==> flow/design.v (excerpt) <==
module fir(
    input clk,                               
    input signed [15:0] noisy_signal,        
    output signed [15:0] filtered_signal     
);
Size in the first run: ~680 flip-flops, roughly 33 I/O pins.
Settings: LEC_CHECK=0, CAP_MARGIN=20, CELL_PAD_IN_SITES_DETAIL_PLACEMENT=0, CELL_PAD_IN_SITES_GLOBAL_PLACEMENT=0, CORE_MARGIN=2, CORE_UTILIZATION=67, CTS_CLUSTER_DIAMETER=328, GPL_TIMING_DRIVEN=1, MIN_ROUTING_LAYER=met1, SETUP_SLACK_MARGIN=0.64, SLEW_MARGIN=15, TNS_END_PERCENT=50; clock period 4.8 ns.
run.sh (not shown) runs the stock make flow with config.mk's settings and CLKGATE_MAP_FILE=.
The starting point completed, yet does not pass: negative setup slack.
Then changed:
CELL_PAD_IN_SITES_DETAIL_PLACEMENT = default   (was 0)
CELL_PAD_IN_SITES_GLOBAL_PLACEMENT = default   (was 0)
CORE_UTILIZATION = 72   (was 67)
CTS_CLUSTER_DIAMETER = 400   (was 328)
GPL_TIMING_DRIVEN = default   (was 1)
MIN_ROUTING_LAYER = default   (was met1)
SETUP_SLACK_MARGIN = 0.26   (was 0.64)
SLEW_MARGIN = 20   (was 15)
TNS_END_PERCENT = default   (was 50)
clock period = 1.64 ns   (was 4.8 ns; I/O delays follow)
Now the flow died in clock tree synthesis (4_1_cts), error DPL-0038; die size came out lower by 6.8%; area after synthesis stays the same; synthesized cell count is unchanged.
Then changed:
ABC_AREA = 1   (was default)
CTS_CLUSTER_DIAMETER = default   (was 400)
PLACE_DENSITY = 0.67   (was default)
SETUP_SLACK_MARGIN = -0.07   (was 0.26)
clock period = 4.29 ns   (was 1.64 ns; I/O delays follow)
After rerunning: Now the flow finished but failed the layout checks on negative setup slack; synthesized cell count came out higher by 58%; die area came out higher by about 17%; synthesized area came out higher by about 17%.
Then changed:
ABC_AREA = default   (was 1)
CORE_UTILIZATION = 17   (was 72)
PLACE_DENSITY = default   (was 0.67)
SETUP_SLACK_MARGIN = default   (was -0.07)
clock period = 5.7 ns   (was 4.29 ns; I/O delays follow)
With this change the flow finished with timing, DRC and antenna clean.
Worst setup slack improved by 0.73 ns.
Design area shrinks by about 12%.
Wire length shrinks by 42%.
Die size grows to 3.6 times its value.

* * *

fir again, from the RTL that the note above started with.
// fir
module fir(
    input clk,                               
    input signed [15:0] noisy_signal,        
    output signed [15:0] filtered_signal     
);
    integer i, j;
    localparam [143:0] COEFFS = {16'h04F6,    
                                 16'h0AE4,    
                                 16'h1089,    
                                 16'h1469,    
                                 16'h160F,    
                                 16'h1496,    
                                 16'h1089,    
                                 16'h0AE4,    
                                 16'h04F6};   
    reg signed [15:0] delayed_signal [0:8];
    reg signed [31:0] prod  [0:8];
    reg signed [32:0] sum_0 [0:4];
    reg signed [33:0] sum_1 [0:2];
    reg signed [34:0] sum_2 [0:1];
    reg signed [35:0] sum_3;
    always @(posedge clk) begin
        delayed_signal[0] <= noisy_signal;
        for (i = 1; i <= 8; i = i + 1) begin
            delayed_signal[i] <= delayed_signal[i - 1];
        end
    end
    always @(posedge clk) begin
  ...
export LEC_CHECK = 0
export CAP_MARGIN = 20
export CORE_MARGIN = 6
export CORE_UTILIZATION = 40
export CTS_CLUSTER_SIZE = 50
export GPL_TIMING_DRIVEN = 0
export HOLD_SLACK_MARGIN = 0.13
export MIN_ROUTING_LAYER = met1
export PLACE_DENSITY_LB_ADDON = 0.02
export SETUP_SLACK_MARGIN = 1.1
export SLEW_MARGIN = 0
export TNS_END_PERCENT = 55
create_clock -name core_clock -period 6.0 [get_ports {clk}]
Change:
- CORE_MARGIN: 6 -> 2
- CORE_UTILIZATION: 40 -> 66
- CTS_CLUSTER_SIZE: 50 -> not set
- GPL_TIMING_DRIVEN: 0 -> not set
- HOLD_SLACK_MARGIN: 0.13 -> not set
- MIN_ROUTING_LAYER: met1 -> not set
- PLACE_DENSITY: not set -> 0.35
- PLACE_DENSITY_LB_ADDON: 0.02 -> not set
- SETUP_SLACK_MARGIN: 1.1 -> not set
- SLEW_MARGIN: 0 -> 20
- TNS_END_PERCENT: 55 -> not set
- clock period: 6.0 -> 5.05 ns (I/O delays scaled with it)
Effect: With this change the flow reached the layout checks and failed them: negative setup slack; count of clock-buffer cells in the layout shrinks by 18; utilization grows by 29 points; fmax grows by 3.0%; first-iteration DRC count grows by 46%; synthesized cell count stays the same; flip-flop count does not change; worst setup slack loses 0.79 ns; via count grows by 3.2%.
Change:
- CORE_UTILIZATION: 66 -> 40
- PLACE_DENSITY: 0.35 -> not set
- clock period: 5.05 -> 6.0 ns (I/O delays scaled with it)
=>
- The changed run finished clean
- worst hold slack gains 0.0040 ns
- non-clock buffer count shrinks by 259
Change:
- ABC_AREA: not set -> 1
- CORE_UTILIZATION: 40 -> 72
- CTS_CLUSTER_SIZE: not set -> 72
- SETUP_SLACK_MARGIN: not set -> -0.07
- clock period: 6.0 -> 4.07 ns (I/O delays scaled with it)
What happened: The new run aborted during 5_1_grt on GRT-0232; area after synthesis rose by 17%; die size fell by 34%; synthesized cell count rose by 58%.
Change:
- CTS_CLUSTER_DIAMETER: not set -> 400
- CTS_CLUSTER_SIZE: 72 -> 79
- SETUP_SLACK_MARGIN: -0.07 -> 0.46
- clock period: 4.07 -> 1.64 ns (I/O delays scaled with it)
After rerunning: With this change the flow stopped in 4_1_cts; synthesized cell count stays the same; die size does not change; synthesized area is unchanged.

* * *

Starting RTL as in the previous note.
export LEC_CHECK = 0
export ABC_AREA = 1
export CAP_MARGIN = 20
export CORE_ASPECT_RATIO = 1.41
export CORE_MARGIN = 2
export CORE_UTILIZATION = 72
export CTS_CLUSTER_DIAMETER = 329
export CTS_CLUSTER_SIZE = 97
export HOLD_SLACK_MARGIN = 0.13
export PLACE_DENSITY_LB_ADDON = 0.2
export SETUP_SLACK_MARGIN = -0.32
export SLEW_MARGIN = 20
create_clock -name core_clock -period 3.31 [get_ports {clk}]
The starting point never finished: it broke off in global routing, error GRT-0116.
Edit:
CORE_ASPECT_RATIO = unset   (was 1.41)
CTS_CLUSTER_DIAMETER = unset   (was 329)
CTS_CLUSTER_SIZE = 99   (was 97)
HOLD_SLACK_MARGIN = unset   (was 0.13)
PLACE_DENSITY_LB_ADDON = unset   (was 0.2)
SETUP_SLACK_MARGIN = unset   (was -0.32)
clock period = 4.87 ns   (was 3.31 ns; I/O delays follow)
Outcome: Now the flow produced a clean layout. Area after synthesis does not change. Synthesized cell count stays the same. Die size hardly moves.
Edit:
CTS_CLUSTER_DIAMETER = 231   (was unset)
CTS_CLUSTER_SIZE = 41   (was 99)
PLACE_DENSITY_LB_ADDON = 0.21   (was unset)
clock period = 1.21 ns   (was 4.87 ns; I/O delays follow)
This time the run did not get past clock tree synthesis.
Synthesized cell count is unchanged.
Synthesized area stays the same.
Die size stays the same.
Edit:
CTS_CLUSTER_DIAMETER = 400   (was 231)
CTS_CLUSTER_SIZE = unset   (was 41)
PLACE_DENSITY = 0.38   (was unset)
PLACE_DENSITY_LB_ADDON = unset   (was 0.21)
SETUP_SLACK_MARGIN = 0.26   (was unset)
clock period = 1.64 ns   (was 1.21 ns; I/O delays follow)
=> The changed run stopped in global routing with GRT-0116; area after synthesis stays the same; synthesized cell count stays the same; die size stays the same.
Edit:
ABC_AREA = unset   (was 1)
CTS_CLUSTER_SIZE = 10   (was unset)
PLACE_DENSITY = unset   (was 0.38)
PLACE_DENSITY_LB_ADDON = 0.08   (was unset)
SETUP_SLACK_MARGIN = 0.48   (was 0.26)
The changed run ended with an error in clock tree synthesis with DPL-0038.
Synthesized cell count falls by 37%.
Die size falls by about 15%.
Synthesized area falls by about 15%.

* * *

run A:
fir again, from the RTL that the note above started with.
Settings: LEC_CHECK=0, CAP_MARGIN=10, CELL_PAD_IN_SITES_DETAIL_PLACEMENT=1, CELL_PAD_IN_SITES_GLOBAL_PLACEMENT=1, CORE_ASPECT_RATIO=1.56, CORE_MARGIN=8, CORE_UTILIZATION=41, CTS_CLUSTER_DIAMETER=328, GPL_TIMING_DRIVEN=1, MIN_ROUTING_LAYER=met1, PLACE_DENSITY_LB_ADDON=0.18, SETUP_SLACK_MARGIN=0.64, SLEW_MARGIN=0, TNS_END_PERCENT=50; clock period 6.91 ns.
Run A finished all stages; the layout is clean.
Modified inputs, run B compared to run A
Settings: a deleted MIN_ROUTING_LAYER that had been met1; a change of CELL_PAD_IN_SITES_DETAIL_PLACEMENT from 1 to 2; a change of CAP_MARGIN from 10 to 20; a change of CORE_MARGIN from 8 to 2; a deleted CTS_CLUSTER_DIAMETER that had been 328; a change of SLEW_MARGIN from 0 to 20; a change of CORE_UTILIZATION from 41 to 40; an added MAX_ROUTING_LAYER of met4; an added ABC_AREA of 1; a deleted CORE_ASPECT_RATIO that had been 1.56; a deleted TNS_END_PERCENT that had been 50; a change of GPL_TIMING_DRIVEN from 1 to 0; a deleted PLACE_DENSITY_LB_ADDON that had been 0.18; a deleted SETUP_SLACK_MARGIN that had been 0.64; a change of the clock period (ns, I/O delays scaled along) from 6.91 to 6.0.
- Sort run A and run B by number of violations reported at the end of detailed-routing iteration 0, descending, and run B comes first.
- Compared to run A, run B has number of rows in the core area 21 lower.
- The portion of the layout cell area used by non-clock buffers in run B sits 0.18 points below the value recorded for run A.
- Compared with run A, in run B first-pass GRT wire length now larger; non-filler instance count after layout now larger.
- On fmax, run B does better than run A.
- Between run A and run B, the flow reports synthesized cell count increasing by more than half.
Edits applied to the flow inputs when going from run B to run C:
Settings: a deleted GPL_TIMING_DRIVEN that had been 0; a deleted MAX_ROUTING_LAYER that had been met4; an added PLACE_DENSITY of 0.64; a change of CORE_UTILIZATION from 40 to 72; an added SETUP_SLACK_MARGIN of 0.96; a deleted CELL_PAD_IN_SITES_GLOBAL_PLACEMENT that had been 1; a deleted CELL_PAD_IN_SITES_DETAIL_PLACEMENT that had been 2; a change of the clock period (ns, I/O delays scaled along) from 6.0 to 3.17.
## What came out
- global routing: run C exited with error
- Taking run B as the reference point, the number of resized instances in the post-cts repair step of run C rises by 1269.
- Half-perimeter wire length after placement, run C and run B, higher one = run B.
- Relative to run B, initial cell density of the core increased by 33 points in run C.
- In the tables for run C and run B, cell count after placement reads higher with run B.
- From run B to run C, synthesized cell count did not move at all.
- Against run B, run C reports a number of buffers added by the clock tree synthesis step that is lower.
- Summary: with run B as the reference, area after detailed placement in run C moved up by more than 10%.
- Run C vs run B — area of the die dropped by more than a quarter
[inputs] run D vs run C
Settings: removing PLACE_DENSITY (formerly 0.64); changing CORE_UTILIZATION from 72 to 40; removing ABC_AREA (formerly 1); removing SETUP_SLACK_MARGIN (formerly 0.96); changing the clock period (ns, I/O delays scaled along) from 3.17 to 5.7.
Summary of run C and run D: one run falls short of a clean finish, namely run C. Delta (run D minus run C): xor/xnor share of the synthesized area now larger, final HPWL from detailed placement shrank by 44%, final weighted congestion of routability-driven global placement now sits lower, area after synthesis has decreased. Across both runs, area reported by Yosys stat was lower for run D than for run C. Taking run D as 1.0, run C lands at 0.66 on die area. Min clock buffer count from CTS across run D and run C: run C. Run D vs run C on die extent in x: run D is the higher one. Run C has higher area fraction in and, or, nand and nor cells after synthesis than run D.

* * *

Setup of job 101:
fir again, from the RTL that the note above started with.
Design fir, start of the top module:
module fir(
    input clk,                               
    input signed [15:0] noisy_signal,        
    output signed [15:0] filtered_signal     
);
    integer i, j;
    localparam [143:0] COEFFS = {16'h04F6,    
                                 16'h0AE4,    
                                 16'h1089,    
                                 16'h1469,    
                                 16'h160F,    
                                 16'h1496,    
                                 16'h1089,    
                                 16'h0AE4,    
                                 16'h04F6};   
    reg signed [15:0] delayed_signal [0:8];
    reg signed [31:0] prod  [0:8];
    reg signed [32:0] sum_0 [0:4];
    reg signed [33:0] sum_1 [0:2];
    reg signed [34:0] sum_2 [0:1];
    reg signed [35:0] sum_3;
    always @(posedge clk) begin
        delayed_signal[0] <= noisy_signal;
        for (i = 1; i <= 8; i = i + 1) begin
            delayed_signal[i] <= delayed_signal[i - 1];
        end
    end
    always @(posedge clk) begin
        for (j = 0; j <= 8; j = j + 1) begin
            prod[j] <= delayed_signal[j] * $signed(COEFFS[16*j +: 16]);
        end
    end
    always @(posedge clk) begin
        sum_0[0] <= prod[0] + prod[1];
        sum_0[1] <= prod[2] + prod[3];
        sum_0[2] <= prod[4] + prod[5];
  ...
Settings: LEC_CHECK=0, ABC_AREA=1, CAP_MARGIN=20, CORE_ASPECT_RATIO=1.41, CORE_MARGIN=2, CORE_UTILIZATION=72, CTS_CLUSTER_DIAMETER=329, CTS_CLUSTER_SIZE=81, PLACE_DENSITY=0.37, SLEW_MARGIN=20; clock period 3.31 ns.
No final results exist for job 101, since it was stopped by error GRT-0116 during global routing (5_1_grt).
Here is what was changed in the inputs of job 102 compared with job 101.
- PLACE_DENSITY_LB_ADDON newly set to 0.2
- HOLD_SLACK_MARGIN newly set to 0.13
- PLACE_DENSITY removed (was 0.37)
==> comparison <==
For job 102, the flow was terminated by a tool error in global routing (5_1_grt) and produced no final design. Post-synth area from yosys stat: job 101 vs job 102 identical. In job 102 relative to job 101, post-cts sizing count had gone down by more than 10%. Count of mapped cells out of synthesis delta (job 101 -> job 102): insignificant. Compared to job 101, job 102 has worst slack at placement 0.019 ns lower. Arithmetic-cell share of the synthesized area counting full adders, half adders and majority gates: job 101 vs job 102 identical. The number of H-tree levels on job 101 is in line with that on job 102.
--- input diff job 102..job 103 ---
- CORE_ASPECT_RATIO: 1.41 -> unset
- CTS_CLUSTER_DIAMETER: 329 -> 330
- TNS_END_PERCENT: unset -> 10
- CTS_CLUSTER_SIZE: 81 -> 99
- PLACE_DENSITY_LB_ADDON: 0.2 -> unset
- HOLD_SLACK_MARGIN: 0.13 -> unset
- the clock period (ns, I/O delays scaled along): 3.31 -> 3.17
## What came out
- Stage in which a tool error killed job 103: global routing (5_1_grt).
- Diff job 102 -> job 103 | number of placement rows | decrease of 16%
- Instance area after placement shrinks by a few percent when moving from job 102 to job 103.
- In job 103 the die boundary height turned out 16% lower than in job 102.
- Between job 102 and job 103, the flow reports cell resize tally after clock tree synthesis decreasing by more than a quarter.
- The horizontal extent of the die of job 103 exceeds that of job 102 by about 18%.
- Job 103 ended with less core area than job 102.
- Looking at post-placement worst setup slack, job 103 sits below job 102.
- Number of distinct library cells after synthesis came out exactly the same in job 102 and job 103.
> inputs changed (job 103 -> job 104)
- a deleted TNS_END_PERCENT that had been 10
- a deleted CTS_CLUSTER_DIAMETER that had been 330
- a change of CORE_UTILIZATION from 72 to 66
- an added PLACE_DENSITY of 0.35
- an added SETUP_SLACK_MARGIN of 1.19
- a change of the clock period (ns, I/O delays scaled along) from 3.17 to 5.05
Notes after the runs:
Every stage of the flow completed for job 104, and the final layout passed the timing, design-rule and antenna checks.
Going from job 103 to job 104, the die area was enlarged.
Arithmetic-cell share of the synthesized area counting full adders, half adders and majority gates: job 104 vs job 103 identical
Job 103 -> job 104: horizontal die dimension increased by a few percent
Taking job 103 over job 104, the instance count after placement with tap cells included ratio works out to 1.06.

* * *

Starting RTL as in the previous note.
Design fir, start of the top module:
module fir(
    input clk,                               
    input signed [15:0] noisy_signal,        
    output signed [15:0] filtered_signal     
);
Settings: LEC_CHECK=0, CAP_MARGIN=20, CORE_MARGIN=6, CORE_UTILIZATION=40, MIN_ROUTING_LAYER=met1, PLACE_DENSITY_LB_ADDON=0.02, SLEW_MARGIN=20; clock period 6.0 ns.
Change:
- ABC_AREA: default -> 0
- CELL_PAD_IN_SITES_DETAIL_PLACEMENT: default -> 2
- CORE_MARGIN: 6 -> 2
- GPL_TIMING_DRIVEN: default -> 0
- MAX_ROUTING_LAYER: default -> met5
- MIN_ROUTING_LAYER: met1 -> default
- PLACE_DENSITY_LB_ADDON: 0.02 -> default
With this change the flow did not get past global routing (5_1_grt) on ODB-0269. Synthesized cell count is unchanged. Area after synthesis does not change. Die area went down by about 4%.
